==> flow/design.v <==
module randomiser #(
	parameter WIDTH = 32
)(
	input clk,
	input reset,
	input enable,
	input  [31:0] i_initial,
	output [31:0] o
);
	reg [31:0] r;
	always @(posedge clk) begin
		if (reset)
			r <= i_initial;
		else if (enable) begin
				r[31] <= r[0];
				r[29] <= r[30] ^ r[0];
				r[25] <= r[26] ^ r[0];
				r[24] <= r[25] ^ r[0];
				r[   30] <= r[   31];
				r[28:26] <= r[29:27];
				r[23: 0] <= r[24: 1];
			end
	end
	assign o = r;
endmodule
module driver #(
	parameter WIDTH = 32
)(
	input reset,
	input clk_dut,
	input  [WIDTH-1:0] i_rand_a,
	input  [WIDTH-1:0] i_rand_b,
	input  [WIDTH-1:0] i_dut_out,
	output      [31:0] o_dut_delay,
	input              i_fselect,
	input  [WIDTH-1:0] i_fmanual_a,
	input  [WIDTH-1:0] i_fmanual_b,
	input  [WIDTH-1:0] i_fbitset_a,
	input  [WIDTH-1:0] i_fbitset_b,
	input  [WIDTH-1:0] i_fbitclr_a,
	input  [WIDTH-1:0] i_fbitclr_b,
	output [WIDTH-1:0] o_drive_dut_a,
	output [WIDTH-1:0] o_drive_dut_b,
	output [WIDTH-1:0] o_drive_mon_a,
	output [WIDTH-1:0] o_drive_mon_b
);
	localparam K = 4;
	reg [K-1:0] delay_count;
	reg [K-1:0] out_count;
	reg [  3:0] test_state;
	localparam STATE_IDLE  = 4'b0001;
	localparam STATE_READY = 4'b0010;
	localparam STATE_COUNT = 4'b0100;
	localparam STATE_DONE  = 4'b1000;
	always @(posedge clk_dut)
		if (reset)
			test_state <= STATE_IDLE;
		else case (test_state)
			STATE_IDLE : if (~|i_dut_out) test_state <= STATE_READY;
			STATE_READY: if ( &out_count) test_state <= STATE_COUNT;
			STATE_COUNT: if (~|i_dut_out) test_state <= STATE_DONE;
			STATE_DONE :                  test_state <= STATE_DONE;
			default    :                  test_state <= STATE_IDLE;
		endcase
	always @(posedge clk_dut)
		if (reset)
			delay_count <= {K{1'b1}};
		else if(test_state == STATE_COUNT)
			delay_count <= delay_count + 1'b1;
	always @(posedge clk_dut)
		if (reset)
			out_count <= {K{1'b0}};
		else if (test_state == STATE_DONE || i_fselect == 1'b1)
			out_count <= {K{1'b0}};
		else
			out_count <= out_count + 1'b1;
	reg [WIDTH-1:0] a_0;
	reg [WIDTH-1:0] b_0;
	always @(posedge clk_dut)
		if (reset) begin
			a_0 <= {WIDTH{1'b0}};
			b_0 <= {WIDTH{1'b0}};
		end
		else if (&out_count) begin
			a_0 <= {WIDTH{1'b0}};
			b_0 <= {WIDTH{1'b0}};
		end
		else begin
			a_0 <= i_rand_a;
			b_0 <= i_rand_b;
		end
	assign o_dut_delay = (test_state == STATE_DONE) ? delay_count : {32{1'b1}};
	reg [WIDTH-1:0] sa_0;
	reg [WIDTH-1:0] sb_0;
	reg [WIDTH-1:0] fa_0;
	reg [WIDTH-1:0] fb_0;
	always @(posedge clk_dut)
		if (i_fselect == 1'b0) begin
			sa_0 <= a_0 | i_fbitset_a;
			sb_0 <= b_0 | i_fbitset_b;
			fa_0 <= sa_0 & (~i_fbitclr_a);
			fb_0 <= sb_0 & (~i_fbitclr_b);
		end
		else begin
			sa_0 <= i_fmanual_a;
			sb_0 <= i_fmanual_b;
			fa_0 <= sa_0;
			fb_0 <= sb_0;
		end
	reg [WIDTH-1:0] fa_1;
	reg [WIDTH-1:0] fa_2;
	reg [WIDTH-1:0] fb_1;
	reg [WIDTH-1:0] fb_2;
	always @(posedge clk_dut) begin
		fa_1 <= fa_0;
		fa_2 <= fa_1;
		fb_1 <= fb_0;
		fb_2 <= fb_1;
	end
	assign o_drive_dut_a = fa_0;
	assign o_drive_dut_b = fb_0;
	assign o_drive_mon_a = fa_2;
	assign o_drive_mon_b = fb_2;
endmodule
module sub_mon #(
	parameter WIDTH = 32
)(
	input clk,
	input en,
	input reset,
	input      [WIDTH-1:0] i_a,
	input      [WIDTH-1:0] i_b,
	input      [WIDTH-1:0] i_dut_o,
	output reg [WIDTH-1:0] o_mon_o,
	output reg [WIDTH-1:0] o_dtm_o
);
	always @(posedge clk)
		if (!en)
			o_mon_o <= o_mon_o;
		else if (i_a[0] && i_b[0])
			o_mon_o <= i_b;
		else
			o_mon_o <= i_a + i_b;
	always @(posedge clk)
		if (en)
			o_dtm_o <= i_dut_o;
endmodule
module monitor #(
	parameter WIDTH       = 32,
	parameter NUM_SUB_MON = 2
)(
	input clk,
	input reset,
	input  [WIDTH-1:0] i_dut_ia,
	input  [WIDTH-1:0] i_dut_ib,
	input  [WIDTH-1:0] i_dut_os,
	output             o_mon_ready,
	output [WIDTH-1:0] o_diff
);
	reg [NUM_SUB_MON-1:0] dist_ctr;
	reg [NUM_SUB_MON-1:0] dist_ctr_delayed;
	always @(posedge clk) begin
		if (reset) begin
			dist_ctr        [NUM_SUB_MON-1]   <= 1'b1;
			dist_ctr        [NUM_SUB_MON-2:0] <= {(NUM_SUB_MON-1){1'b0}};
			dist_ctr_delayed[NUM_SUB_MON-1:0] <= {NUM_SUB_MON{1'b0}};
		end
		else begin
			dist_ctr              [0] <= dist_ctr[NUM_SUB_MON-1];
			dist_ctr[NUM_SUB_MON-1:1] <= dist_ctr[NUM_SUB_MON-2:0];
			dist_ctr_delayed          <= dist_ctr;
		end
	end
	reg        [WIDTH-1:0] a       [NUM_SUB_MON-1:0];
	reg        [WIDTH-1:0] b       [NUM_SUB_MON-1:0];
	reg        [WIDTH-1:0] o_dut   [NUM_SUB_MON-1:0];
	wire       [WIDTH-1:0] o_mon   [NUM_SUB_MON-1:0];
	wire       [WIDTH-1:0] o_dtm   [NUM_SUB_MON-1:0];
	reg        [WIDTH-1:0] sub_diff[NUM_SUB_MON-1:0];
	reg        [WIDTH-1:0] diff;
	wire [NUM_SUB_MON-1:0] en_sub;
	wire [NUM_SUB_MON-1:0] mat_diff[WIDTH-1:0];
	reg [1:0] ready_ctr;
	always @(posedge clk) begin
		if (reset)
			ready_ctr <= 2'b00;
		else if (dist_ctr[0])
			case (ready_ctr)
				2'b00:   ready_ctr <= 2'b01;
				2'b01:   ready_ctr <= 2'b10;
				2'b10:   ready_ctr <= 2'b11;
				2'b11:	ready_ctr <= 2'b11;
				default: ready_ctr <= 2'b00;
			endcase
	end
	assign o_mon_ready = &ready_ctr;
	assign o_diff = (&ready_ctr) ? diff : {WIDTH{1'b0}};
	genvar gi, gj;
	generate
	for (gi=0; gi<NUM_SUB_MON; gi=gi+1) begin: gen_sub_mon
		always @(posedge clk)
			if (reset) begin
				a    [gi] <= {WIDTH{1'b0}};
				b    [gi] <= {WIDTH{1'b0}};
				o_dut[gi] <= {WIDTH{1'b0}};
			end
			else if (dist_ctr[gi]) begin
				a    [gi] <= i_dut_ia;
				b    [gi] <= i_dut_ib;
				o_dut[gi] <= i_dut_os;
			end
		always @(posedge clk)
			if (reset)
				sub_diff [gi] <= {WIDTH{1'b0}};
			else if (dist_ctr[gi])
				sub_diff [gi] <= o_dtm[gi] ^ o_mon[gi];
			else
				sub_diff [gi] <= {WIDTH{1'b0}};
		assign en_sub[gi] = dist_ctr_delayed[gi];
		sub_mon #(
			.WIDTH     ( WIDTH )
		) u_sub_mon (
			.clk       ( clk         ),
			.en        ( en_sub[gi]  ),
			.reset     ( reset    ),
			.i_a       ( a    [gi] ),
			.i_b       ( b    [gi] ),
			.i_dut_o   ( o_dut[gi] ),
			.o_mon_o   ( o_mon[gi] ),
			.o_dtm_o   ( o_dtm[gi] )
		);
	end
	for (gj=0; gj<WIDTH; gj=gj+1) begin: gen_mat_outer
		for (gi=0; gi<NUM_SUB_MON; gi=gi+1) begin: gen_mat_inner
			assign mat_diff[gj][gi] = sub_diff [gi][gj];
		end
	end
	for (gj=0; gj<WIDTH; gj=gj+1) begin: gen_diff
		always @(posedge clk)
			diff[gj] <= |mat_diff[gj];
	end
	endgenerate
endmodule
module scoreboard #(
	parameter WIDTH = 32
)(
	input clk,
	input reset,
	input  i_freeze,
	input  i_mon_ready,
	input  [WIDTH-1:0] i_diff,
	output [31:0] o_data_ctr,
	output [31:0] o_error_ctr,
	output [31:0] o_maxacc,
	output [31:0] o_minacc
);
	wire enable;
	assign enable = !i_freeze && i_mon_ready;
	reg [31:0] data_ctr;
	reg [31:0] error_ctr;
	always @(posedge clk)
		if (reset) begin
			error_ctr <= {32{1'b0}};
			data_ctr  <= {32{1'b0}};
		end
		else if (enable) begin
			data_ctr <= data_ctr + 1'b1;
			if (|i_diff)
				error_ctr <= error_ctr + 1'b1;
		end
	assign o_data_ctr = data_ctr;
	assign o_error_ctr = error_ctr;
	reg [5:0] acc;
	wire [31:0] padded_diff;
	assign padded_diff = {i_diff, {32-WIDTH{1'b0}}};
	always @(posedge clk)
		casex(padded_diff)
			32'b1xxxxxxxxxxxxxxxxxxxxxxxxxxxxxxx: acc <= 6'h00;
			32'b01xxxxxxxxxxxxxxxxxxxxxxxxxxxxxx: acc <= 6'h01;
			32'b001xxxxxxxxxxxxxxxxxxxxxxxxxxxxx: acc <= 6'h02;
			32'b0001xxxxxxxxxxxxxxxxxxxxxxxxxxxx: acc <= 6'h03;
			32'b00001xxxxxxxxxxxxxxxxxxxxxxxxxxx: acc <= 6'h04;
			32'b000001xxxxxxxxxxxxxxxxxxxxxxxxxx: acc <= 6'h05;
			32'b0000001xxxxxxxxxxxxxxxxxxxxxxxxx: acc <= 6'h06;
			32'b00000001xxxxxxxxxxxxxxxxxxxxxxxx: acc <= 6'h07;
			32'b000000001xxxxxxxxxxxxxxxxxxxxxxx: acc <= 6'h08;
			32'b0000000001xxxxxxxxxxxxxxxxxxxxxx: acc <= 6'h09;
			32'b00000000001xxxxxxxxxxxxxxxxxxxxx: acc <= 6'h0a;
			32'b000000000001xxxxxxxxxxxxxxxxxxxx: acc <= 6'h0b;
			32'b0000000000001xxxxxxxxxxxxxxxxxxx: acc <= 6'h0c;
			32'b00000000000001xxxxxxxxxxxxxxxxxx: acc <= 6'h0d;
			32'b000000000000001xxxxxxxxxxxxxxxxx: acc <= 6'h0e;
			32'b0000000000000001xxxxxxxxxxxxxxxx: acc <= 6'h0f;
			32'b00000000000000001xxxxxxxxxxxxxxx: acc <= 6'h10;
			32'b000000000000000001xxxxxxxxxxxxxx: acc <= 6'h11;
			32'b0000000000000000001xxxxxxxxxxxxx: acc <= 6'h12;
			32'b00000000000000000001xxxxxxxxxxxx: acc <= 6'h13;
			32'b000000000000000000001xxxxxxxxxxx: acc <= 6'h14;
			32'b0000000000000000000001xxxxxxxxxx: acc <= 6'h15;
			32'b00000000000000000000001xxxxxxxxx: acc <= 6'h16;
			32'b000000000000000000000001xxxxxxxx: acc <= 6'h17;
			32'b0000000000000000000000001xxxxxxx: acc <= 6'h18;
			32'b00000000000000000000000001xxxxxx: acc <= 6'h19;
			32'b000000000000000000000000001xxxxx: acc <= 6'h1a;
			32'b0000000000000000000000000001xxxx: acc <= 6'h1b;
			32'b00000000000000000000000000001xxx: acc <= 6'h1c;
			32'b000000000000000000000000000001xx: acc <= 6'h1d;
			32'b0000000000000000000000000000001x: acc <= 6'h1e;
			32'b00000000000000000000000000000001: acc <= 6'h1f;
			32'b00000000000000000000000000000000: acc <= 6'h20;
			default:                              acc <= 6'h00;
		endcase
	reg [5:0] maxacc;
	reg [5:0] minacc;
	always @(posedge clk)
		if (reset) begin
			maxacc <= 6'h00;
			minacc <= 6'h20;
		end
		else if (enable) begin
			if (acc > maxacc)
				maxacc <= acc;
			if (acc < minacc)
				minacc <= acc;
		end
	assign o_maxacc = {{32-WIDTH{1'b0}}, maxacc};
	assign o_minacc = {{32-WIDTH{1'b0}}, minacc};
endmodule
module testbench #(
	parameter WIDTH = 16,
	parameter NUM_SUB_MON = 3
)(
	input clk_dut,
	input reset,
	input enable,
	input freeze,
	output [31:0] o_data_ctr,
	output [31:0] o_error_ctr,
	output [31:0] o_dut_delay,
	input              i_fselect,
	input  [WIDTH-1:0] i_fmanual_a,
	input  [WIDTH-1:0] i_fmanual_b,
	input  [WIDTH-1:0] i_fbitset_a,
	input  [WIDTH-1:0] i_fbitset_b,
	input  [WIDTH-1:0] i_fbitclr_a,
	input  [WIDTH-1:0] i_fbitclr_b,
	output [31:0] o_maxacc,
	output [31:0] o_minacc,
	output [WIDTH-1:0] o_dut_a,
	output [WIDTH-1:0] o_dut_b,
	input  [WIDTH-1:0] i_dut_out
);
	wire      [31:0] rand_a;
	wire      [31:0] rand_b;
	wire [WIDTH-1:0] drive_mon_a;
	wire [WIDTH-1:0] drive_mon_b;
	wire [WIDTH-1:0] mnt_diff;
	wire             mon_ready;
	randomiser #(
		.WIDTH      ( WIDTH      )
	) u_randomiser_a (
	  .clk         ( clk_dut    ),
	  .reset       ( reset      ),
	  .enable      ( enable     ),
	  .i_initial   (32'hCAFEF00D),
	  .o           ( rand_a     )
	);
	randomiser #(
		.WIDTH      ( WIDTH      )
	) u_randomiser_b (
	  .clk         ( clk_dut    ),
	  .reset       ( reset      ),
	  .enable      ( enable     ),
	  .i_initial   (32'hFEEDC0DE),
	  .o           ( rand_b     )
	);
	driver #(
		.WIDTH      ( WIDTH      )
	) u_driver (
		.reset      ( reset      ),
		.clk_dut    ( clk_dut    ),
		.i_rand_a   ( rand_a[WIDTH-1:0]),
		.i_rand_b   ( rand_b[WIDTH-1:0]),
		.i_dut_out  ( i_dut_out  ),
		.i_fselect    ( i_fselect  ),
		.i_fmanual_a  ( i_fmanual_a  ),
		.i_fmanual_b  ( i_fmanual_b  ),
		.i_fbitset_a  ( i_fbitset_a  ),
		.i_fbitset_b  ( i_fbitset_b  ),
		.i_fbitclr_a  ( i_fbitclr_a  ),
		.i_fbitclr_b  ( i_fbitclr_b  ),
		.o_dut_delay   ( o_dut_delay ),
		.o_drive_dut_a ( o_dut_a     ),
		.o_drive_dut_b ( o_dut_b     ),
		.o_drive_mon_a ( drive_mon_a ),
		.o_drive_mon_b ( drive_mon_b )
	);
	monitor #(
		.WIDTH      ( WIDTH      ),
		.NUM_SUB_MON( NUM_SUB_MON)
	) u_monitor (
		.clk        ( clk_dut    ),
		.reset      ( reset      ),
		.i_dut_ia   ( drive_mon_a),
		.i_dut_ib   ( drive_mon_b),
		.i_dut_os   ( i_dut_out  ),
		.o_mon_ready( mon_ready  ),
		.o_diff     ( mnt_diff   )
	);
	scoreboard #(
		.WIDTH      ( WIDTH      )
	) u_scoreboard (
		.clk        ( clk_dut    ),
		.reset      ( reset      ),
		.i_freeze   ( freeze     ),
		.i_mon_ready( mon_ready  ),
		.i_diff     ( mnt_diff   ),
		.o_error_ctr( o_error_ctr),
		.o_data_ctr ( o_data_ctr ),
		.o_maxacc   ( o_maxacc   ),
		.o_minacc   ( o_minacc   )
	);
endmodule
module test_wrapper #(
	parameter SYS_VERSION = 41,
	parameter WIDTH = 16,
	parameter NUM_SUB_MON = 3
)(
	input clk,
	input reset,
	input       [5:0] slave_address,
	input             slave_read,
	input             slave_write,
	input      [31:0] slave_writedata,
	output reg [31:0] slave_readdata,
	output [WIDTH-1:0] dut_a,
	output [WIDTH-1:0] dut_b,
	input  [WIDTH-1:0] dut_out
);
	reg  [31:0] d_hpc_ctrl;
	wire [31:0] o_hpc_datctr;
	wire [31:0] o_hpc_errctr;
	wire [31:0] o_hpc_sysver;
	wire [31:0] o_hpc_dutdelay;
	reg  [31:0] i_hpc_fselect;
	reg  [31:0] i_hpc_fmanual_a;
	reg  [31:0] i_hpc_fmanual_b;
	reg  [31:0] i_hpc_fbitset_a;
	reg  [31:0] i_hpc_fbitset_b;
	reg  [31:0] i_hpc_fbitclr_a;
	reg  [31:0] i_hpc_fbitclr_b;
	reg  [31:0] o_hpc_maxacc;
	reg  [31:0] o_hpc_minacc;
	localparam D_CTRL_ADDR     = 6'h00;
	localparam O_SYSVER_ADDR   = 6'h04;
	localparam I_FSELECT_ADDR    = 6'h10;
	localparam I_FMANUAL_A_ADDR  = 6'h14;
	localparam I_FMANUAL_B_ADDR  = 6'h18;
	localparam I_FBITSET_A_ADDR  = 6'h1C;
	localparam I_FBITSET_B_ADDR  = 6'h20;
	localparam I_FBITCLR_A_ADDR  = 6'h24;
	localparam I_FBITCLR_B_ADDR  = 6'h28;
	localparam O_DUTDELAY_ADDR   = 6'h2C;
	localparam O_DATCTR_ADDR   = 6'h30;
	localparam O_ERRCTR_ADDR   = 6'h34;
	localparam O_MAXACC_ADDR   = 6'h38;
	localparam O_MINACC_ADDR   = 6'h3C;
	wire writing = ~slave_read && slave_write;
	wire reading = slave_read && ~slave_write;
	always @(posedge clk) begin
		case (slave_address)
			D_CTRL_ADDR:
				if (writing)
					d_hpc_ctrl <= slave_writedata;
				else if (reading)
					slave_readdata <= d_hpc_ctrl;
			O_DATCTR_ADDR:
				if (reading)
					slave_readdata <= o_hpc_datctr;
			O_ERRCTR_ADDR:
				if (reading)
					slave_readdata <= o_hpc_errctr;
			O_SYSVER_ADDR:
				if (reading)
					slave_readdata <= o_hpc_sysver;
			O_DUTDELAY_ADDR:
				if (reading)
					slave_readdata <= o_hpc_dutdelay;
			O_MAXACC_ADDR:
				if (reading)
					slave_readdata <= o_hpc_maxacc;
			O_MINACC_ADDR:
				if (reading)
					slave_readdata <= o_hpc_minacc;
			I_FSELECT_ADDR:
				if (writing)
					i_hpc_fselect <= slave_writedata;
			I_FMANUAL_A_ADDR:
				if (writing)
					i_hpc_fmanual_a <= slave_writedata;
			I_FMANUAL_B_ADDR:
				if (writing)
					i_hpc_fmanual_b <= slave_writedata;
			I_FBITSET_A_ADDR:
				if (writing)
					i_hpc_fbitset_a <= slave_writedata;
			I_FBITSET_B_ADDR:
				if (writing)
					i_hpc_fbitset_b <= slave_writedata;
			I_FBITCLR_A_ADDR:
				if (writing)
					i_hpc_fbitclr_a <= slave_writedata;
			I_FBITCLR_B_ADDR:
				if (writing)
					i_hpc_fbitclr_b <= slave_writedata;
		endcase
	end
	assign o_hpc_sysver = SYS_VERSION;
	testbench #(
		.WIDTH      ( WIDTH      ),
		.NUM_SUB_MON( NUM_SUB_MON)
	) u_testbench (
		.clk_dut    ( clk        ),
		.reset      ( d_hpc_ctrl[0] ),
		.enable     ( d_hpc_ctrl[1] ),
		.freeze     ( d_hpc_ctrl[2] ),
		.o_data_ctr ( o_hpc_datctr  ),
		.o_error_ctr( o_hpc_errctr  ),
		.o_dut_delay( o_hpc_dutdelay),
		.i_fselect    ( i_hpc_fselect[0] ),
		.i_fmanual_a  ( i_hpc_fmanual_a[WIDTH-1:0] ),
		.i_fmanual_b  ( i_hpc_fmanual_b[WIDTH-1:0] ),
		.i_fbitset_a  ( i_hpc_fbitset_a[WIDTH-1:0] ),
		.i_fbitset_b  ( i_hpc_fbitset_b[WIDTH-1:0] ),
		.i_fbitclr_a  ( i_hpc_fbitclr_a[WIDTH-1:0] ),
		.i_fbitclr_b  ( i_hpc_fbitclr_b[WIDTH-1:0] ),
		.o_maxacc   ( o_hpc_maxacc  ),
		.o_minacc   ( o_hpc_minacc  ),
		.o_dut_a    ( dut_a      ),
		.o_dut_b    ( dut_b      ),
		.i_dut_out  ( dut_out    )
	);
endmodule
==> flow/run.sh <==
#!/bin/bash
# the make line also repeats each setting of config.mk as NAME=value (left out here)
make -C /OpenROAD-flow-scripts/flow DESIGN_CONFIG=/design/flow/config.mk WORK_HOME=/design/flow/orfs CLKGATE_MAP_FILE= finish
==> flow/config.mk <==
export PLATFORM = sky130hd
export DESIGN_NAME = test_wrapper
export DESIGN_NICKNAME = test_wrapper
export VERILOG_FILES = /design/flow/design.v
export SDC_FILE = /design/flow/constraint.sdc
export NUM_CORES = 4
export LEC_CHECK = 0
export CAP_MARGIN = 20
export CORE_MARGIN = 2
export CORE_UTILIZATION = 67
export CTS_CLUSTER_SIZE = 39
export SLEW_MARGIN = 20
==> flow/constraint.sdc <==
create_clock -name core_clock -period 1.31 [get_ports {clk}]
set_input_delay 0.2620 -clock core_clock [delete_from_list [all_inputs] [get_ports {clk}]]
set_output_delay 0.2620 -clock core_clock [all_outputs]
set_load 0.01 [all_outputs]
==> results.tsv, run 1 <==
metric	value	unit
status	failed layout checks	
SO Faults	negative setup slack	
Yosys Instances	2466	
initial drt markers	3689	
Netlist cell types	67	
Warnings, synthesis	14	
Rel. slew slack	55.9	%
cell family with most CP delay	AND-OR/OR-AND gates	
startpoint types	flop	
Final WS setup	-1.11	ns
crit end category	flop	
Clk network pwr share	46.5	%
Basic Gates by Area	13.6	%
combinational power	0.987	mW
Pint	38.2	mW
syn_nets	2579	
clk sink count	786	
sequential power share	51.5	%
main area contributors	dfxtp_1, edfxtp_1, mux2i_1	
xor/xnor share	4.34	%
DP HPWL	52300	µm
Floorplan Utilization	68.2	%
CP Class	reg -> reg	
Final GP Congestion	0.934	
final total power	49.0	mW
Via density	6.76	
Post-layout nets	3190	
grt ovf	0	
RSZ-0062 raised after global routing	true	
flops & latches, synth	786	
mux share	6.08	%
die width	211	µm
worst min path class	in -> reg	
core area	42000	µm²
DRC viols	0	
Top-area cell share	37.0	%
Late-Pin Clk Latency	0.65	ns
TritonRoute pass-1 iters	6	
Worst Clk Skew	0.0307	ns
Commonest flop	dfxtp_1	
CP startpoint	u_testbench.u_monitor.a[1][3]	
top power group	registers	
# setup viols final	353	
Adder Area Share	2.40	%
async set or reset register ratio after synthesis	0	%
Design Area, Final	39700	µm²
Site Rows	75	
CTS Root Cell	clkbuf_16	
Mean Syn Cell Area	11.6	µm²
Chip Area, Yosys	28700	µm²
Clock Path Buffers	3	
Power Density	1230	nW/µm²
ao+oa area frac	7.84	%
Worst path max stage delay	0.47	ns
Net Switching	10.8	mW
R2R Setup Slk	-1.11	ns
cycle use final	184	%
initial antenna violation count	10	
largest net degree at the start of global routing	65	
Synth top cells by count	dfxtp_1, nor2_1, edfxtp_1	
required time of the critical path	1.68	ns
minimum clock period	2.42	ns
number of OpenROAD warnings	32	
crit path DAT	2.79	ns
die height	211	µm
clock network power	22.7	mW
vias in the first global route	23400	
Max-cap violations	0	
global-route wire length before repair	138000	µm
worst-path maximum fanout	4	
Yosys top cell by area	dfxtp_1	
H-Tree Level Count	3	
worst vdd ir	1.42	mV
r2r worst-path depth	9	
clk slew on worst S/H paths	0.06	ns
Setup TNS Final	-88.38	ns
Crit Reg-Reg Startpoint	u_testbench.u_monitor.a[1][3]	
number of enable flip-flop cells	257	
Crit. path cell count	9	
Final ANT Viol Nets	0	
seq pwr	25.2	mW
Post-synth seq share	63.9	%
top-count cell post-synth	dfxtp_1	
Vias	24900	
largest family of logic cells by area	simple AND/OR/NAND/NOR gates	
crit path buf inv count	1	
combinational share of power	2.0	%
synthesized cell area	28700	µm²
Leak	16.2	nW
Min-Delay Path Depth	1	
total CTS buffers	75	
overall routing resource usage	41.1	%
routed len/inst	30.5	µm
Cell Chain, Critical Path	ha_4 -> nand3_1 -> a21oi_2 -> o31ai_4 -> buf_6 -> o21ai_4 -> a21oi_4 -> xor2_1 -> a21oi_1	
CTS tree	built	
maximum clock frequency	414	MHz
Hold EP	d_hpc_ctrl[31]	
Synth Instances	2466	
placed instance area	34500	µm²
Slew @ Worst Pin	0.661	ns
Switching Fraction	22.0	%
Hold Startpoint	slave_writedata[31]	
WL final	112000	µm
fin. max-slew vios	0	
io pins	122	
Final Hold Vio Count	0	
chip area	44400	µm²
critical path's slowest cell	o31ai_4	
Synth-to-Final Area Change	38.7	%
IO buf count	120	
==> metrics by stage <==
step           instances  setup WS (ns)  util [%]  hold slack (ns)
4_1_cts             3629         -0.898      90.8            0.177
5_1_grt             3676          -1.11      94.5            0.170
6_report            3680          -1.11      94.5            0.169
2_1_floorplan       2466         -0.836         -            0.310
3_3_place_gp        3441         -0.901      82.0            0.310
3_5_place_dp        3441         -0.959      82.0            0.312
==> layout make-up <==
cell class	instances	area, µm²
fillers	1041	2300
well taps	539	674
repair buffers	644	6060
diodes	4	10.0
clock buffers	104	2120
inverters	33	124
multi-input cells	1537	11900
flip-flops and latches	786	18500
clock inverters	33	357
==> repair_timing <==
item | in CTS | in global routing
gates resized | 558 | 244
cloned | 6 | 11
pin swaps | 142 | 153
hold endpoints to repair | 0 | 0
hold buffers | 0 | 0
buffers inserted | 59 | 48
setup endpoints to repair | 625 | 456
==> layer usage <==
layer | GRT usage (%) | wire [µm]
met3 | 8.65 | 12600
met5 | 0 | 97
met1 | 46.8 | 35300
met4 | 26.8 | 11900
met2 | 70.6 | 52500
==> inputs of run 2 (changes only) <==
CAP_MARGIN = 15   (was 20)
CORE_ASPECT_RATIO = 1.81   (was default)
CORE_MARGIN = 7   (was 2)
CORE_UTILIZATION = 50   (was 67)
CTS_CLUSTER_SIZE = default   (was 39)
GPL_ROUTABILITY_DRIVEN = 1   (was default)
GPL_TIMING_DRIVEN = 1   (was default)
HOLD_SLACK_MARGIN = 0.11   (was default)
MAX_ROUTING_LAYER = met5   (was default)
MIN_ROUTING_LAYER = met1   (was default)
PLACE_DENSITY_LB_ADDON = 0.29   (was default)
SETUP_SLACK_MARGIN = -0.08   (was default)
SLEW_MARGIN = 0   (was 20)
TNS_END_PERCENT = 5   (was default)
clock period = 4.76 ns   (was 1.31 ns; I/O delays follow)
==> run 2 against run 1 <==
Against the previous run: now clean on timing, DRC and antenna; clock-buffer cell count decreased by 17; non-clock buffer count decreased by 503; cell count decreased by 9.3%; synthesized cell count unchanged; flip-flop count unchanged; sequential share of layout area increased by 9.3 points; global-route usage decreased by 21 points; register-to-register slack improved by 2.9 ns; via count decreased by 27%; final area decreased by 17%; sequential power decreased by 72%; largest cell class unchanged.
==> results.tsv, run 2 <==
metric	value	unit	change
top-count cell post-synth	dfxtp_1		unchanged
Hold Startpoint	u_testbench.u_driver.fa_1[14]		was slave_writedata[31]
io pins	122		unchanged
Floorplan Utilization	50.7	%	was 68.2%
Crit. path cell count	8		was 9
final total power	12.7	mW	was 49.0 mW
cycle use final	62.8	%	was 184%
Clock Path Buffers	3		unchanged
combinational share of power	1.3	%	was 2.0%
# setup viols final	0		was 353
Final Instance Count excl. Fillers	3337		was 3680
die width	192	µm	was 211 µm
seq pwr	6.95	mW	was 25.2 mW
cell family with most CP delay	AND-OR/OR-AND gates		unchanged
startpoint types	flop		unchanged
Synth Instances	2466		unchanged
largest family of logic cells by area	simple AND/OR/NAND/NOR gates		unchanged
post-CTS sizing	0		was 558
Rel. slew slack	23.5	%	was 55.9%
Top-area cell share	37.0	%	unchanged
top power group	registers		unchanged
hold_ws	0.317	ns	was 0.169 ns
Post-CTS Setup Bufs	0		was 59
required time of the critical path	5.07	ns	was 1.68 ns
ao+oa area frac	7.84	%	unchanged
Adder Area Share	2.40	%	unchanged
total CTS buffers	68		was 75
synthesized cell area	28700	µm²	unchanged
vias in the first global route	18400		was 23400
Slew @ Worst Pin	1.14	ns	was 0.661 ns
clk sink count	786		unchanged
DRC viols	0		unchanged
mux share	6.08	%	unchanged
Final GP Congestion	0.952		was 0.934
Crit Reg-Reg Startpoint	u_testbench.u_monitor.b[0][2]		was u_testbench.u_monitor.a[1][3]
combinational power	0.166	mW	
Synth top cells by count	dfxtp_1, nor2_1, edfxtp_1		unchanged
crit-path most repeated cell	a21oi_1		
IO buf count	120		unchanged
Netlist cell types	67		unchanged
number of OpenROAD warnings	30		was 32
placed instance area	30500	µm²	was 34500 µm²
R2R Setup Slk	1.77	ns	was -1.11 ns
clk slew on worst S/H paths	0.07	ns	was 0.06 ns
Commonest flop	dfxtp_1		unchanged
Min-Delay Path Depth	0		was 1
Post-synth seq share	63.9	%	unchanged
number of enable flip-flop cells	257		unchanged
Cell Chain, Critical Path	ha_1 -> a21oi_1 -> a21oi_1 -> or3_1 -> a31oi_1 -> o21bai_1 -> a211oi_1 -> o21ai_1		was ha_4 -> nand3_1 -> a21oi_2 -> o31ai_4 -> buf_6 -> o21ai_4 -> a21oi_4 -> xor2_1 -> a21oi_1
Final ANT Viol Nets	0		unchanged
Power Density	387	nW/µm²	was 1230 nW/µm²
async set or reset register ratio after synthesis	0	%	unchanged
Post-layout nets	2679		was 3190
xor/xnor share	4.34	%	unchanged
initial antenna violation count	3		was 10
worst-path maximum fanout	4		unchanged
Yosys top cell by area	dfxtp_1		unchanged
CP startpoint	u_testbench.u_monitor.b[0][2]		was u_testbench.u_monitor.a[1][3]
CTS Root Cell	clkbuf_16		unchanged
Clk network pwr share	44.1	%	was 46.5%
die height	336	µm	was 211 µm
routed len/inst	19.9	µm	was 30.5 µm
largest net degree at the start of global routing	203		was 65
crit path DAT	3.30	ns	was 2.79 ns
Chip Area, Yosys	28700	µm²	unchanged
worst min path class	reg -> reg		was in -> reg
CP Class	reg -> reg		unchanged
TritonRoute pass-1 iters	5		was 6
Post-CTS Hold Buffers	0		unchanged
Site Rows	117		was 75
Mean Syn Cell Area	11.6	µm²	unchanged
minimum clock period	2.99	ns	was 2.42 ns
Hold EP	u_testbench.u_driver.fa_2[14]		was d_hpc_ctrl[31]
Switching Fraction	20.4	%	was 22.0%
worst vdd ir	0.338	mV	was 1.42 mV
Synth-to-Final Area Change	14.6	%	was 38.7%
WL final	66300	µm	was 112000 µm
main area contributors	dfxtp_1, edfxtp_1, mux2i_1		unchanged
overall routing resource usage	20.5	%	was 41.1%
Final Hold Vio Count	0		unchanged
Pint	10.1	mW	was 38.2 mW
sequential power share	54.6	%	was 51.5%
core area	56500	µm²	was 42000 µm²
CTS tree	built		unchanged
Late-Pin Clk Latency	0.61	ns	was 0.65 ns
Worst Clk Skew	0.0233	ns	was 0.0307 ns
Net Switching	2.59	mW	was 10.8 mW
global-route wire length before repair	103000	µm	was 138000 µm
Yosys Instances	2466		unchanged
r2r worst-path depth	8		was 9
flops & latches, synth	786		unchanged
syn_nets	2579		unchanged
Max-cap violations	0		unchanged
Leak	12.6	nW	was 16.2 nW
Basic Gates by Area	13.6	%	unchanged
clock network power	5.61	mW	was 22.7 mW
Inst Count DP	3210		was 3441
fin. max-slew vios	0		unchanged
chip area	64500	µm²	was 44400 µm²
DP HPWL	47000	µm	was 52300 µm
Warnings, synthesis	14		unchanged
Worst path max stage delay	0.48	ns	was 0.47 ns
grt ovf	0		unchanged
Setup TNS Final	0	ns	was -88.38 ns
RSZ-0062 raised after global routing	false		was true
H-Tree Level Count	3		unchanged
maximum clock frequency	335	MHz	was 414 MHz
Design Area, Final	32800	µm²	was 39700 µm²
Via density	5.45		was 6.76
crit path buf inv count	0		was 1
status	no timing/DRC/antenna violations		was failed layout checks
initial drt markers	914		was 3689
Vias	18200		was 24900
crit end category	flop		unchanged
critical path's slowest cell	a31oi_1		was o31ai_4
run 2: metrics by stage:
| stage | utilization (%) | setup slack (ns) |
|---|---|---|
| finish | 58.1 | 1.77 |
| global route | 58.1 | 1.68 |
| CTS | 58.1 | 1.75 |
| detailed placement | 54.0 | 1.26 |
| global placement | 54.0 | 1.26 |
| floorplan | - | 0.267 |
run 2: routing by layer:
layer | global-route usage (%) | share of wire, % | vias up
li1 | - | - | 8806
met1 | 22.2 | 38 | 8826
met2 | 38.3 | 54 | 430
met3 | 3.40 | 4.3 | 132
met4 | 9.58 | 4.6 | 0
met5 | 0 | 0 | -
run 2: cell type report:
class | instances | area [µm²]
fillers | 4610 | 23700
flip-flops and latches | 786 | 18300
multi-input cells | 1536 | 9830
clock buffers | 87 | 1920
repair buffers | 141 | 1370
well taps | 714 | 893
clock inverters | 38 | 380
inverters | 33 | 124
diodes | 2 | 5.00
==> inputs of run 3 (changes only) <==
ABC_AREA = 1   (was default)
CAP_MARGIN = 20   (was 15)
CORE_ASPECT_RATIO = default   (was 1.81)
CORE_MARGIN = 2   (was 7)
CORE_UTILIZATION = 70   (was 50)
CTS_CLUSTER_DIAMETER = 57   (was default)
CTS_CLUSTER_SIZE = 49   (was default)
GPL_ROUTABILITY_DRIVEN = default   (was 1)
GPL_TIMING_DRIVEN = default   (was 1)
HOLD_SLACK_MARGIN = default   (was 0.11)
MAX_ROUTING_LAYER = default   (was met5)
MIN_ROUTING_LAYER = default   (was met1)
PLACE_DENSITY = 0.73   (was default)
PLACE_DENSITY_LB_ADDON = default   (was 0.29)
SETUP_SLACK_MARGIN = 0.44   (was -0.08)
SLEW_MARGIN = 20   (was 0)
TNS_END_PERCENT = default   (was 5)
clock period = 1.55 ns   (was 4.76 ns; I/O delays follow)
==> run 3 against run 2 <==
Against the previous run: the run now fails in global routing (5_1_grt); area after synthesis grew 7.1%; die size shrank 29%; synthesized cell count grew 40%.
==> results.tsv, run 3 <==
metric	value	unit	change
status	aborted with a tool error		was no timing/DRC/antenna violations
Halt Stage	global routing (5_1_grt)		
First Err	[ERROR DPL-0038] Utilization greater than 100%, impossible to legalize		
Chip Area, Yosys	30700	µm²	was 28700 µm²
H-Tree Level Count	2		was 3
IO buf count	120		unchanged
CTS Root Cell	clkbuf_16		unchanged
syn_nets	3576		was 2579
Mean Syn Cell Area	8.86	µm²	was 11.6 µm²
Yosys top cell by area	dfxtp_1		unchanged
Top-area cell share	34.5	%	was 37.0%
xor/xnor share	2.17	%	was 4.34%
largest family of logic cells by area	simple AND/OR/NAND/NOR gates		unchanged
Site Rows	76		was 117
number of enable flip-flop cells	257		unchanged
clk sink count	786		unchanged
Commonest flop	dfxtp_1		unchanged
ao+oa area frac	8.28	%	was 7.84%
Basic Gates by Area	22.5	%	was 13.6%
DP HPWL	64300	µm	was 47000 µm
Synth top cells by count	nand2_1, nor2_1, dfxtp_1		was dfxtp_1, nor2_1, edfxtp_1
Yosys Instances	3463		was 2466
core area	43200	µm²	was 56500 µm²
io pins	122		unchanged
mux share	0	%	was 6.08%
main area contributors	dfxtp_1, edfxtp_1, nand2_1		was dfxtp_1, edfxtp_1, mux2i_1
Netlist cell types	42		was 67
Post-synth seq share	59.6	%	was 63.9%
Adder Area Share	2.24	%	was 2.40%
chip area	45500	µm²	was 64500 µm²
die height	213	µm	was 336 µm
flops & latches, synth	786		unchanged
async set or reset register ratio after synthesis	0	%	unchanged
top-count cell post-synth	nand2_1		was dfxtp_1
die width	213	µm	was 192 µm
Warnings, synthesis	14		unchanged
Final GP Congestion	0.956		was 0.952
synthesized cell area	30700	µm²	was 28700 µm²
Clock Path Buffers	3		unchanged
total CTS buffers	45		was 68
Post-CTS Hold Buffers	0		unchanged
Floorplan Utilization	71.1	%	was 50.7%
Synth Instances	3463		was 2466
run 3: timing repair:
item,CTS
endpoints found under the setup margin,684
gates cloned,28
setup buffers,68
resized,875
pin swaps,160
run 3: per-stage QoR:
| step | setup slack [ns] | area, µm² | std cells | setup TNS [ns] | hold WS [ns] |
|---|---|---|---|---|---|
| after floorplan | -0.472 | 31800 | 3463 | -37.95 | 0.310 |
| after global placement | -0.523 | 35400 | 4309 | -85.76 | 0.310 |
| after detailed placement | -0.594 | 35400 | 4309 | -102.96 | 0.312 |
| after CTS | -0.152 | 40000 | 4488 | -5.03 | 0.239 |
==> inputs of run 4 (changes only) <==
ABC_AREA = default   (was 1)
CAP_MARGIN = 40   (was 20)
CTS_CLUSTER_DIAMETER = default   (was 57)
CTS_CLUSTER_SIZE = 24   (was 49)
PLACE_DENSITY = default   (was 0.73)
SETUP_SLACK_MARGIN = 0.21   (was 0.44)
clock period = 1.57 ns   (was 1.55 ns; I/O delays follow)
==> run 4 against run 3 <==
Against the previous run: area after synthesis fell by 6.6%; die size shrank 6.5%; synthesized cell count down 29%; the run again fails in global routing (5_1_grt).
==> results.tsv, run 4 <==
metric	value	unit	change
Mean Syn Cell Area	11.6	µm²	was 8.86 µm²
ao+oa area frac	7.84	%	was 8.28%
io pins	122		unchanged
async set or reset register ratio after synthesis	0	%	unchanged
largest family of logic cells by area	simple AND/OR/NAND/NOR gates		unchanged
Post-Place Worst Slack	-0.704	ns	was -0.594 ns
chip area	42600	µm²	was 45500 µm²
Chip Area, Yosys	28700	µm²	was 30700 µm²
flops & latches, synth	786		unchanged
core area	40600	µm²	was 43200 µm²
Warnings, synthesis	14		unchanged
Floorplan Utilization	70.5	%	was 71.1%
CTS Root Cell	clkbuf_16		unchanged
Post-synth seq share	63.9	%	was 59.6%
Commonest flop	dfxtp_1		unchanged
Halt Stage	global routing (5_1_grt)		unchanged
Inst Count DP	3384		was 4309
top-count cell post-synth	dfxtp_1		was nand2_1
number of enable flip-flop cells	257		unchanged
main area contributors	dfxtp_1, edfxtp_1, mux2i_1		was dfxtp_1, edfxtp_1, nand2_1
syn_nets	2579		was 3576
First Err	[ERROR DPL-0038] Utilization greater than 100%, impossible to legalize		unchanged
Post-CTS Hold Buffers	0		unchanged
H-Tree Level Count	3		was 2
xor/xnor share	4.34	%	was 2.17%
Yosys top cell by area	dfxtp_1		unchanged
IO buf count	120		unchanged
Synth Instances	2466		was 3463
Site Rows	74		was 76
die height	206	µm	was 213 µm
Yosys Instances	2466		was 3463
Top-area cell share	37.0	%	was 34.5%
clk sink count	786		unchanged
die width	206	µm	was 213 µm
total CTS buffers	75		was 45
Final GP Congestion	0.958		was 0.956
Netlist cell types	67		was 42
Clock Path Buffers	3		unchanged
status	aborted with a tool error		unchanged
Adder Area Share	2.40	%	was 2.24%
synthesized cell area	28700	µm²	was 30700 µm²
DP HPWL	51300	µm	was 64300 µm
mux share	6.08	%	was 0%
Basic Gates by Area	13.6	%	was 22.5%
Synth top cells by count	dfxtp_1, nor2_1, edfxtp_1		was nand2_1, nor2_1, dfxtp_1
## run 4: what timing repair did
| action | CTS |
|---|---|
| setup endpoints to repair | 552 |
| resized | 591 |
| buffers inserted | 57 |
| gates cloned | 14 |
| pin swaps | 149 |
## run 4: stage by stage
step	cell area (µm²)	util (%)	TNS, ns
after floorplan	29400	-	-53.37
after global placement	33900	83.4	-140.58
after detailed placement	33900	83.4	-152.29
after CTS	38300	94.2	-37.70
==> inputs of run 5 (changes only) <==
ABC_AREA = 1   (was default)
CAP_MARGIN = 20   (was 40)
CELL_PAD_IN_SITES_GLOBAL_PLACEMENT = 1   (was default)
CORE_ASPECT_RATIO = 1.26   (was default)
CORE_MARGIN = 8   (was 2)
CORE_UTILIZATION = 40   (was 70)
CTS_CLUSTER_DIAMETER = 63   (was default)
CTS_CLUSTER_SIZE = default   (was 24)
GPL_ROUTABILITY_DRIVEN = 1   (was default)
HOLD_SLACK_MARGIN = 0.19   (was default)
MAX_ROUTING_LAYER = met4   (was default)
PLACE_DENSITY_LB_ADDON = 0.2   (was default)
SETUP_SLACK_MARGIN = 0.59   (was 0.21)
SLEW_MARGIN = 0   (was 20)
TNS_END_PERCENT = 50   (was default)
clock period = 3.71 ns   (was 1.57 ns; I/O delays follow)
==> run 5 against run 4 <==
Against the previous run: the run now finishes clean; die size grew 100%; synthesized cell count grew 40%; area after synthesis grew 7.1%.
==> results.tsv, run 5 <==
metric	value	unit	change
CP Capture Point	slave_readdata[30]		
Pint	14.0	mW	
synthesized cell area	30700	µm²	was 28700 µm²
number of enable flip-flop cells	257		unchanged
Inst Count DP	4476		was 3384
combinational power	0.243	mW	
Design Area, Final	35800	µm²	
Adder Area Share	2.24	%	was 2.40%
largest net degree at the start of global routing	112		
die width	263	µm	was 206 µm
initial drt markers	1502		
die height	327	µm	was 206 µm
Power Density	496	nW/µm²	
WL final	87800	µm	
worst min path class	reg -> reg		
routed len/inst	19.0	µm	
DP HPWL	60800	µm	was 51300 µm
# setup viols final	0		
io pins	122		unchanged
H-Tree Level Count	3		unchanged
Worst Clk Skew	0.0389	ns	
overall routing resource usage	20.6	%	
chip area	85900	µm²	was 42600 µm²
clock network power	8.59	mW	
CP Class	in -> reg		
Final WS setup	1.21	ns	
Min-Delay Path Depth	0		
Netlist cell types	42		was 67
core area	76300	µm²	was 40600 µm²
Synth-to-Final Area Change	16.7	%	
grt ovf	0		
ao+oa area frac	8.28	%	was 7.84%
cell family with most CP delay	simple AND/OR/NAND/NOR gates		
Rel. slew slack	30.1	%	
async set or reset register ratio after synthesis	0	%	unchanged
combinational share of power	1.4	%	
Post-CTS Setup Bufs	0		was 57
Warnings, synthesis	14		unchanged
Final GP Congestion	0.878		was 0.958
TritonRoute pass-1 iters	5		
Yosys Instances	3463		was 2466
crit-path most repeated cell	nor2_1		
Top-area cell share	34.5	%	was 37.0%
Chip Area, Yosys	30700	µm²	was 28700 µm²
sequential power share	50.3	%	
Site Rows	114		was 74
fin. max-slew vios	0		
Yosys top cell by area	dfxtp_1		unchanged
Critical R2R Capture	u_testbench.u_scoreboard.error_ctr[2]		
r2r worst-path depth	9		
cycle use final	67.4	%	
largest family of logic cells by area	simple AND/OR/NAND/NOR gates		unchanged
R2R Setup Slk	1.34	ns	
Final Instance Count excl. Fillers	4633		
Slew @ Worst Pin	1.05	ns	
IO buf count	120		unchanged
Setup TNS Final	0	ns	
RSZ-0062 raised after global routing	false		
Max-cap violations	0		
top power group	registers		
# fillers	7365		
clk slew on worst S/H paths	0.06	ns	
Vias	22800		
global-route wire length before repair	133000	µm	
initial antenna violation count	4		
minimum clock period	2.50	ns	
crit path DAT	2.81	ns	
Hold EP	u_testbench.u_driver.fa_2[1]		
crit end category	flop		
Synth Instances	3463		was 2466
top-count cell post-synth	nand2_1		was dfxtp_1
Post-layout nets	3688		
startpoint types	input port		
Synth top cells by count	nand2_1, nor2_1, dfxtp_1		was dfxtp_1, nor2_1, edfxtp_1
Cell Chain, Critical Path	clkdlybuf4s50_1 -> nor2_1 -> nand3_1 -> nor2_1 -> nor2_2 -> a31oi_4 -> buf_4		
worst vdd ir	0.350	mV	
critical path's slowest cell	nor2_1		
vias in the first global route	22200		
main area contributors	dfxtp_1, edfxtp_1, nand2_1		was dfxtp_1, edfxtp_1, mux2i_1
placed instance area	32900	µm²	was 33900 µm²
required time of the critical path	4.02	ns	
xor/xnor share	2.17	%	was 4.34%
seq pwr	8.93	mW	
Final Hold Vio Count	0		
Post-CTS Hold Buffers	0		unchanged
worst-path maximum fanout	20		
Via density	4.91		
Net Switching	3.77	mW	
maximum clock frequency	400	MHz	
crit path buf inv count	2		
mux share	0	%	was 6.08%
Post-synth seq share	59.6	%	was 63.9%
Clock Path Buffers	3		unchanged
Floorplan Utilization	40.2	%	was 70.5%
number of OpenROAD warnings	31		
Mean Syn Cell Area	8.86	µm²	was 11.6 µm²
Crit Reg-Reg Startpoint	u_testbench.u_monitor.ready_ctr[0]		
flops & latches, synth	786		unchanged
Switching Fraction	21.2	%	
CTS Root Cell	clkbuf_16		unchanged
syn_nets	3576		was 2579
CTS tree	built		
Final ANT Viol Nets	0		
Post-Place Worst Slack	0.596	ns	was -0.704 ns
Clk network pwr share	48.4	%	
Hold Startpoint	u_testbench.u_driver.fa_1[1]		
Commonest flop	dfxtp_1		unchanged
clk sink count	786		unchanged
Crit. path cell count	7		
CP startpoint	slave_address[1]		
post-CTS sizing	0		was 591
Late-Pin Clk Latency	0.65	ns	
Util after Layout	46.9	%	
Worst path max stage delay	0.45	ns	
total CTS buffers	83		was 75
Leak	14.9	nW	
DRC viols	0		
status	no timing/DRC/antenna violations		was aborted with a tool error
Basic Gates by Area	22.5	%	was 13.6%
## run 5: stage by stage
step | total power [mW] | hold slack, ns
after floorplan | 9.19 | 0.310
after global placement | 9.36 | 0.310
after detailed placement | 9.36 | 0.312
after CTS | 18.0 | 0.321
after global routing | 18.3 | 0.325
final | 17.8 | 0.320
## run 5: cell type report
cell class / count / area (µm²) / area share [%]
Sequential cell: 786 / 18300 / 51.1
Tap cell: 986 / 1230 / 3.45
Timing Repair Buffer: 161 / 1510 / 4.21
Clock inverter: 52 / 633 / 1.77
Multi-Input combinational cell: 2264 / 10800 / 30.2
Inverter: 279 / 1050 / 2.94
Clock buffer: 103 / 2230 / 6.24
Antenna cell: 2 / 5.00 / 0.0140
## run 5: per-layer routing
layer / part of all wire, % / global-route usage [%] / vias up
li1: - / - / 11600
met1: 42 / 24.1 / 10600
met2: 48 / 34.4 / 478
met3: 4.1 / 3.16 / 167
met4: 5.6 / 10.7 / 0
met5: 0 / - / -
==> inputs of run 6 (changes only) <==
CELL_PAD_IN_SITES_GLOBAL_PLACEMENT = default   (was 1)
CORE_ASPECT_RATIO = default   (was 1.26)
CORE_MARGIN = 2   (was 8)
CORE_UTILIZATION = 70   (was 40)
CTS_CLUSTER_DIAMETER = 57   (was 63)
CTS_CLUSTER_SIZE = 49   (was default)
GPL_ROUTABILITY_DRIVEN = default   (was 1)
HOLD_SLACK_MARGIN = default   (was 0.19)
MAX_ROUTING_LAYER = default   (was met4)
PLACE_DENSITY = 0.73   (was default)
PLACE_DENSITY_LB_ADDON = default   (was 0.2)
SETUP_SLACK_MARGIN = 0.44   (was 0.59)
SLEW_MARGIN = 20   (was 0)
TNS_END_PERCENT = 5   (was 50)
clock period = 1.57 ns   (was 3.71 ns; I/O delays follow)
==> run 6 against run 5 <==
Against the previous run: the run now fails in global routing (5_1_grt); die size shrank 47%; synthesized cell count did not move; area after synthesis unchanged.
==> results.tsv, run 6 <==
metric	value	unit	change
Synth Instances	3463		unchanged
Floorplan Utilization	71.1	%	was 40.2%
Basic Gates by Area	22.5	%	unchanged
Site Rows	76		was 114
die height	213	µm	was 327 µm
IO buf count	120		unchanged
DP HPWL	62800	µm	was 60800 µm
ao+oa area frac	8.28	%	unchanged
Post-CTS Hold Buffers	0		unchanged
xor/xnor share	2.17	%	unchanged
clk sink count	786		unchanged
total CTS buffers	45		was 83
Top-area cell share	34.5	%	unchanged
syn_nets	3576		unchanged
Commonest flop	dfxtp_1		unchanged
synthesized cell area	30700	µm²	unchanged
main area contributors	dfxtp_1, edfxtp_1, nand2_1		unchanged
async set or reset register ratio after synthesis	0	%	unchanged
H-Tree Level Count	2		was 3
top-count cell post-synth	nand2_1		unchanged
Final GP Congestion	0.959		was 0.878
number of enable flip-flop cells	257		unchanged
Synth top cells by count	nand2_1, nor2_1, dfxtp_1		unchanged
die width	213	µm	was 263 µm
io pins	122		unchanged
flops & latches, synth	786		unchanged
chip area	45500	µm²	was 85900 µm²
Clock Path Buffers	3		unchanged
Yosys Instances	3463		unchanged
Chip Area, Yosys	30700	µm²	unchanged
Netlist cell types	42		unchanged
largest family of logic cells by area	simple AND/OR/NAND/NOR gates		unchanged
Warnings, synthesis	14		unchanged
Post-synth seq share	59.6	%	unchanged
Halt Stage	global routing (5_1_grt)		
status	aborted with a tool error		was no timing/DRC/antenna violations
Adder Area Share	2.24	%	unchanged
Mean Syn Cell Area	8.86	µm²	unchanged
CTS Root Cell	clkbuf_16		unchanged
Yosys top cell by area	dfxtp_1		unchanged
mux share	0	%	unchanged
core area	43200	µm²	was 76300 µm²
## run 6: metrics by stage
| step | cell area (µm²) | hold WS [ns] | cells | utilization, % | setup slack, ns |
|---|---|---|---|---|---|
| 2_1_floorplan | 30800 | 0.310 | 3463 | - | -0.457 |
| 3_5_place_dp | 34700 | 0.312 | 4329 | 80.3 | -0.625 |
| 3_3_place_gp | 34700 | 0.310 | 4329 | 80.3 | -0.502 |
| 4_1_cts | 38000 | 0.215 | 4428 | 88.0 | -0.0988 |
## run 6: repair_timing
item	4_1_cts
pin swaps	79
gates cloned	1
setup buffers	14
endpoints found under the setup margin	710
gates resized	729
hold endpoints to repair	0
==> inputs of run 7 (changes only) <==
ABC_AREA = default   (was 1)
CELL_PAD_IN_SITES_GLOBAL_PLACEMENT = 0   (was default)
CORE_ASPECT_RATIO = 0.68   (was default)
CORE_MARGIN = 5   (was 2)
CORE_UTILIZATION = 40   (was 70)
CTS_CLUSTER_DIAMETER = default   (was 57)
CTS_CLUSTER_SIZE = 88   (was 49)
GPL_ROUTABILITY_DRIVEN = 0   (was default)
GPL_TIMING_DRIVEN = 0   (was default)
HOLD_SLACK_MARGIN = 0.28   (was default)
MAX_ROUTING_LAYER = met4   (was default)
MIN_ROUTING_LAYER = met2   (was default)
PLACE_DENSITY = default   (was 0.73)
PLACE_DENSITY_LB_ADDON = 0.1   (was default)
SETUP_SLACK_MARGIN = 1.0   (was 0.44)
SLEW_MARGIN = 0   (was 20)
TNS_END_PERCENT = 90   (was 5)
clock period = 3.91 ns   (was 1.57 ns; I/O delays follow)
==> run 7 against run 6 <==
Against the previous run: now clean on timing, DRC and antenna; die size increased by 70%; synthesized cell count down 29%; area after synthesis down 6.6%.
==> results.tsv, run 7 <==
metric	value	unit	change
r2r worst-path depth	7		
IO buf count	119		was 120
worst vdd ir	0.296	mV	
RSZ-0062 raised after global routing	true		
CP startpoint	u_testbench.u_monitor.a[1][12]		
startpoint types	flop		
seq pwr	8.46	mW	
Design Area, Final	33900	µm²	
crit path buf inv count	0		
# setup viols final	0		
Clk network pwr share	47.2	%	
grt ovf	0		
number of OpenROAD warnings	29		
Netlist cell types	67		was 42
Post-synth seq share	63.9	%	was 59.6%
syn_nets	2579		was 3576
Rel. slew slack	28.6	%	
Commonest flop	dfxtp_1		unchanged
TritonRoute pass-1 iters	58		
chip area	77200	µm²	was 45500 µm²
R2R Setup Slk	0.95	ns	
Crit. path cell count	7		
required time of the critical path	4.30	ns	
global-route wire length before repair	120000	µm	
crit end category	flop		
Synth Instances	2466		was 3463
Final ANT Viol Nets	0		
critical path's slowest cell	or3_1		
mux share	6.08	%	was 0%
Yosys Instances	2466		was 3463
Synth-to-Final Area Change	18.4	%	
Vias	25600		
worst-path maximum fanout	5		
xor/xnor share	4.34	%	was 2.17%
Floorplan Utilization	40.6	%	was 71.1%
Clock Path Buffers	3		unchanged
H-Tree Level Count	3		was 2
Post-layout nets	2791		
CTS Root Cell	clkbuf_16		unchanged
Min-Delay Path Depth	0		
die width	335	µm	was 213 µm
final total power	16.5	mW	
Yosys top cell by area	dfxtp_1		unchanged
Worst path max stage delay	0.54	ns	
largest net degree at the start of global routing	34		
Chip Area, Yosys	28700	µm²	was 30700 µm²
Setup TNS Final	0	ns	
Synth top cells by count	dfxtp_1, nor2_1, edfxtp_1		was nand2_1, nor2_1, dfxtp_1
Power Density	485	nW/µm²	
CP Class	reg -> reg		
top-count cell post-synth	dfxtp_1		was nand2_1
Cell Chain, Critical Path	ha_1 -> a21oi_1 -> nor4b_1 -> o21bai_1 -> o21a_1 -> or3_1 -> xnor2_1		
fin. max-slew vios	0		
Mean Syn Cell Area	11.6	µm²	was 8.86 µm²
main area contributors	dfxtp_1, edfxtp_1, mux2i_1		was dfxtp_1, edfxtp_1, nand2_1
Late-Pin Clk Latency	0.65	ns	
Site Rows	80		was 76
largest family of logic cells by area	simple AND/OR/NAND/NOR gates		unchanged
async set or reset register ratio after synthesis	0	%	unchanged
Warnings, synthesis	14		unchanged
maximum clock frequency	338	MHz	
number of enable flip-flop cells	257		unchanged
Leak	12.9	nW	
Basic Gates by Area	13.6	%	was 22.5%
ao+oa area frac	7.84	%	was 8.28%
Hold EP	u_testbench.u_driver.fb_2[0]		
crit path DAT	3.35	ns	
routed len/inst	22.3	µm	
vias in the first global route	28000		
CTS tree	built		
# fillers	6299		
Top-area cell share	37.0	%	was 34.5%
initial drt markers	3500		
cycle use final	75.7	%	
cell family with most CP delay	simple AND/OR/NAND/NOR gates		
total CTS buffers	76		was 45
combinational share of power	1.4	%	
die height	231	µm	was 213 µm
synthesized cell area	28700	µm²	was 30700 µm²
Switching Fraction	21.2	%	
status	no timing/DRC/antenna violations		was aborted with a tool error
DP HPWL	59000	µm	was 62800 µm
core area	70600	µm²	was 43200 µm²
Crit Reg-Reg Startpoint	u_testbench.u_monitor.a[1][12]		
top power group	registers		
clk slew on worst S/H paths	0.07	ns	
clk sink count	786		unchanged
Pint	13.0	mW	
Inst Count DP	3536		was 4329
combinational power	0.237	mW	
flops & latches, synth	786		unchanged
DRC viols	0		
Slew @ Worst Pin	1.07	ns	
initial antenna violation count	0		
clock network power	7.77	mW	
Hold Startpoint	u_testbench.u_driver.fb_1[0]		
Via density	6.93		
WL final	82300	µm	
io pins	122		unchanged
Net Switching	3.49	mW	
Post-CTS Hold Buffers	0		unchanged
overall routing resource usage	32.5	%	
sequential power share	51.4	%	
placed instance area	31200	µm²	was 34700 µm²
Final Instance Count excl. Fillers	3694		
Final Hold Vio Count	0		
Adder Area Share	2.40	%	was 2.24%
worst min path class	reg -> reg		
Max-cap violations	0		
minimum clock period	2.96	ns	
Worst Clk Skew	0.0325	ns	
==> run 7: final cells by class <==
cell class,instances,area (µm²),share of cell area [%]
Inverter,33,124,0.365
Clock buffer,110,2130,6.28
Tap cell,943,1180,3.48
Multi-Input combinational cell,1536,9860,29.1
Sequential cell,786,18300,54.0
Timing Repair Buffer,134,1400,4.13
Clock inverter,31,453,1.33
Buffer,111,449,1.32
Antenna cell,10,25.0,0.0737
==> run 7: layer usage <==
layer	global-route usage [%]	vias to the layer above	wire (µm)
li1	-	8984	-
met5	-	-	0
met1	-	8984	0
met3	51.7	502	41400
met4	5.19	0	3680
met2	31.2	7133	37200
==> run 7: timing repair <==
item,in CTS,in global routing
endpoints found under the hold margin,0,0
buffers inserted,0,6
gates resized,5,21
pin swaps,0,2
gates cloned,0,0
setup endpoints to repair,26,96
==> run 7: metrics by stage <==
step	utilization (%)	setup slack, ns	hold WS, ns
after detailed placement	44.2	0.326	0.312
final	48.1	0.948	0.324
after global placement	44.0	0.00719	0.313
after CTS	47.9	0.993	0.326
after global routing	48.1	0.785	0.336
after floorplan	-	1.06	0.310
==> inputs of run 8 (changes only) <==
CELL_PAD_IN_SITES_GLOBAL_PLACEMENT = default   (was 0)
CORE_ASPECT_RATIO = default   (was 0.68)
CORE_MARGIN = 2   (was 5)
CORE_UTILIZATION = 68   (was 40)
CTS_CLUSTER_SIZE = default   (was 88)
GPL_ROUTABILITY_DRIVEN = default   (was 0)
GPL_TIMING_DRIVEN = default   (was 0)
HOLD_SLACK_MARGIN = default   (was 0.28)
MAX_ROUTING_LAYER = default   (was met4)
MIN_ROUTING_LAYER = default   (was met2)
PLACE_DENSITY_LB_ADDON = default   (was 0.1)
SETUP_SLACK_MARGIN = default   (was 1.0)
SLEW_MARGIN = 20   (was 0)
TNS_END_PERCENT = default   (was 90)
clock period = 2.21 ns   (was 3.91 ns; I/O delays follow)
==> run 8 against run 7 <==
Against the previous run: non-clock buffer count up 69; core utilization up 36 points; die size down 43%; synthesized cell count unchanged; maximum frequency up 25%; clock-buffer cell count up 2; critical path type unchanged; register-to-register slack worse by 1.1 ns; first-iteration DRC count down 46%; the layout now fails its checks (negative setup slack); total power up 74%; sequential power up 77%; worst hold slack worse by 0.0064 ns; largest cell class unchanged.
==> results.tsv, run 8 <==
metric	value	unit	change
status	failed layout checks		was no timing/DRC/antenna violations
SO Faults	negative setup slack		
die height	209	µm	was 231 µm
worst vdd ir	1.14	mV	was 0.296 mV
Crit. path cell count	8		was 7
number of enable flip-flop cells	257		unchanged
Final Instance Count excl. Fillers	3350		was 3694
Inst Count DP	3198		was 3536
Crit Reg-Reg Startpoint	u_testbench.u_monitor.a[2][2]		was u_testbench.u_monitor.a[1][12]
Commonest flop	dfxtp_1		unchanged
Yosys top cell by area	dfxtp_1		unchanged
WL final	71300	µm	was 82300 µm
die width	209	µm	was 335 µm
Net Switching	5.84	mW	was 3.49 mW
Pint	22.8	mW	was 13.0 mW
overall routing resource usage	32.4	%	was 32.5%
Synth Instances	2466		unchanged
# setup viols final	11		was 0
required time of the critical path	2.53	ns	was 4.30 ns
Switching Fraction	20.4	%	was 21.2%
DP HPWL	46100	µm	was 59000 µm
Chip Area, Yosys	28700	µm²	unchanged
sequential power share	52.3	%	was 51.4%
crit end category	flop		unchanged
H-Tree Level Count	3		unchanged
Floorplan Utilization	68.6	%	was 40.6%
Final WS setup	-0.164	ns	was 0.948 ns
startpoint types	flop		unchanged
Post-Place Worst Slack	-0.190	ns	was 0.326 ns
hold_ws	0.317	ns	was 0.324 ns
CP Class	reg -> reg		unchanged
Top-area cell share	37.0	%	unchanged
cycle use final	107	%	was 75.7%
IO buf count	120		was 119
worst-path maximum fanout	5		unchanged
Netlist cell types	67		unchanged
top power group	registers		unchanged
global-route wire length before repair	109000	µm	was 120000 µm
xor/xnor share	4.34	%	unchanged
initial antenna violation count	3		was 0
Post-layout nets	2860		was 2791
R2R Setup Slk	-0.16	ns	was 0.95 ns
total CTS buffers	76		unchanged
top-count cell post-synth	dfxtp_1		unchanged
Post-synth seq share	63.9	%	unchanged
Clk network pwr share	46.2	%	was 47.2%
Mean Syn Cell Area	11.6	µm²	unchanged
Min-Delay Path Depth	0		unchanged
CP startpoint	u_testbench.u_monitor.a[2][2]		was u_testbench.u_monitor.a[1][12]
chip area	43800	µm²	was 77200 µm²
Synth-to-Final Area Change	22.3	%	was 18.4%
# fillers	2194		was 6299
core area	41800	µm²	was 70600 µm²
Final Hold Vio Count	0		unchanged
clk slew on worst S/H paths	0.06	ns	was 0.07 ns
Vias	19700		was 25600
cell family with most CP delay	AND-OR/OR-AND gates		was simple AND/OR/NAND/NOR gates
final total power	28.6	mW	was 16.5 mW
Final ANT Viol Nets	0		unchanged
crit path buf inv count	0		unchanged
ao+oa area frac	7.84	%	unchanged
Site Rows	75		was 80
Late-Pin Clk Latency	0.64	ns	was 0.65 ns
Worst Clk Skew	0.0336	ns	was 0.0325 ns
critical path's slowest cell	or3_1		unchanged
fin. max-slew vios	0		unchanged
clock network power	13.2	mW	was 7.77 mW
Leak	13.8	nW	was 12.9 nW
Yosys Instances	2466		unchanged
Hold EP	u_testbench.u_driver.fa_2[0]		was u_testbench.u_driver.fb_2[0]
minimum clock period	2.37	ns	was 2.96 ns
grt ovf	0		unchanged
Adder Area Share	2.40	%	unchanged
Power Density	816	nW/µm²	was 485 nW/µm²
Rel. slew slack	41.1	%	was 28.6%
Max-cap violations	0		unchanged
flops & latches, synth	786		unchanged
io pins	122		unchanged
number of OpenROAD warnings	32		was 29
TritonRoute pass-1 iters	6		was 58
crit path DAT	2.70	ns	was 3.35 ns
routed len/inst	21.3	µm	was 22.3 µm
r2r worst-path depth	8		was 7
Synth top cells by count	dfxtp_1, nor2_1, edfxtp_1		unchanged
# diodes	0		was 10
synthesized cell area	28700	µm²	unchanged
combinational share of power	1.5	%	was 1.4%
main area contributors	dfxtp_1, edfxtp_1, mux2i_1		unchanged
vias in the first global route	20000		was 28000
Via density	5.88		was 6.93
combinational power	0.425	mW	was 0.237 mW
RSZ-0062 raised after global routing	true		unchanged
Cell Chain, Critical Path	ha_4 -> or3_1 -> o22a_2 -> a41o_4 -> a21oi_4 -> nor3_2 -> a311oi_2 -> a31oi_2		was ha_1 -> a21oi_1 -> nor4b_1 -> o21bai_1 -> o21a_1 -> or3_1 -> xnor2_1
CTS Root Cell	clkbuf_16		unchanged
clk sink count	786		unchanged
DRC viols	0		unchanged
Warnings, synthesis	14		unchanged
Clock Path Buffers	3		unchanged
seq pwr	15.0	mW	was 8.46 mW
maximum clock frequency	421	MHz	was 338 MHz
async set or reset register ratio after synthesis	0	%	unchanged
syn_nets	2579		unchanged
initial drt markers	1905		was 3500
Post-CTS Hold Buffers	0		unchanged
Worst path max stage delay	0.36	ns	was 0.54 ns
Basic Gates by Area	13.6	%	unchanged
CTS tree	built		unchanged
mux share	6.08	%	unchanged
largest family of logic cells by area	simple AND/OR/NAND/NOR gates		unchanged
Final GP Congestion	0.916		
largest net degree at the start of global routing	80		was 34
Hold Startpoint	u_testbench.u_driver.fa_1[0]		was u_testbench.u_driver.fb_1[0]
Slew @ Worst Pin	0.876	ns	was 1.07 ns
worst min path class	reg -> reg		unchanged
[run 8: area by class of cell]
| type | instances | area [µm²] | area share (%) |
|---|---|---|---|
| sequential | 786 | 18300 | 52.3 |
| multi-input combinational | 1536 | 10400 | 29.6 |
| inverter | 33 | 124 | 0.353 |
| tap | 539 | 674 | 1.92 |
| clock buffer | 112 | 2250 | 6.43 |
| clock inverter | 30 | 333 | 0.950 |
| timing repair buffer | 314 | 2940 | 8.37 |
[run 8: what timing repair did]
action / 4_1_cts / 5_1_grt
gates cloned: 0 / 0
hold endpoints to repair: 0 / 0
setup buffers: 4 / 9
resized: 51 / 67
endpoints found under the setup margin: 33 / 56
pin swaps: 36 / 46
[run 8: routing by layer]
| metal | part of all wire, % | vias to the layer above | global-route usage [%] | routed length, µm |
|---|---|---|---|---|
| li1 | - | 9167 | - | - |
| met1 | 39 | 9538 | 38.9 | 27500 |
| met2 | 51 | 783 | 57.4 | 36300 |
| met3 | 6.3 | 205 | 5.43 | 4490 |
| met4 | 4.1 | 4 | 14.3 | 2950 |
| met5 | 0.041 | - | 0 | 29 |
[run 8: through the flow]
stage                     utilization, %  area (µm²)  setup TNS [ns]
after global routing                83.9       35000           -2.01
after floorplan                        -       28700           -3.02
after global placement              76.2       31800           -9.05
after CTS                           83.0       34700          -0.305
final                               83.9       35000          -0.850
after detailed placement            76.2       31800          -13.98
Power is estimated from default activity; no workload was simulated.
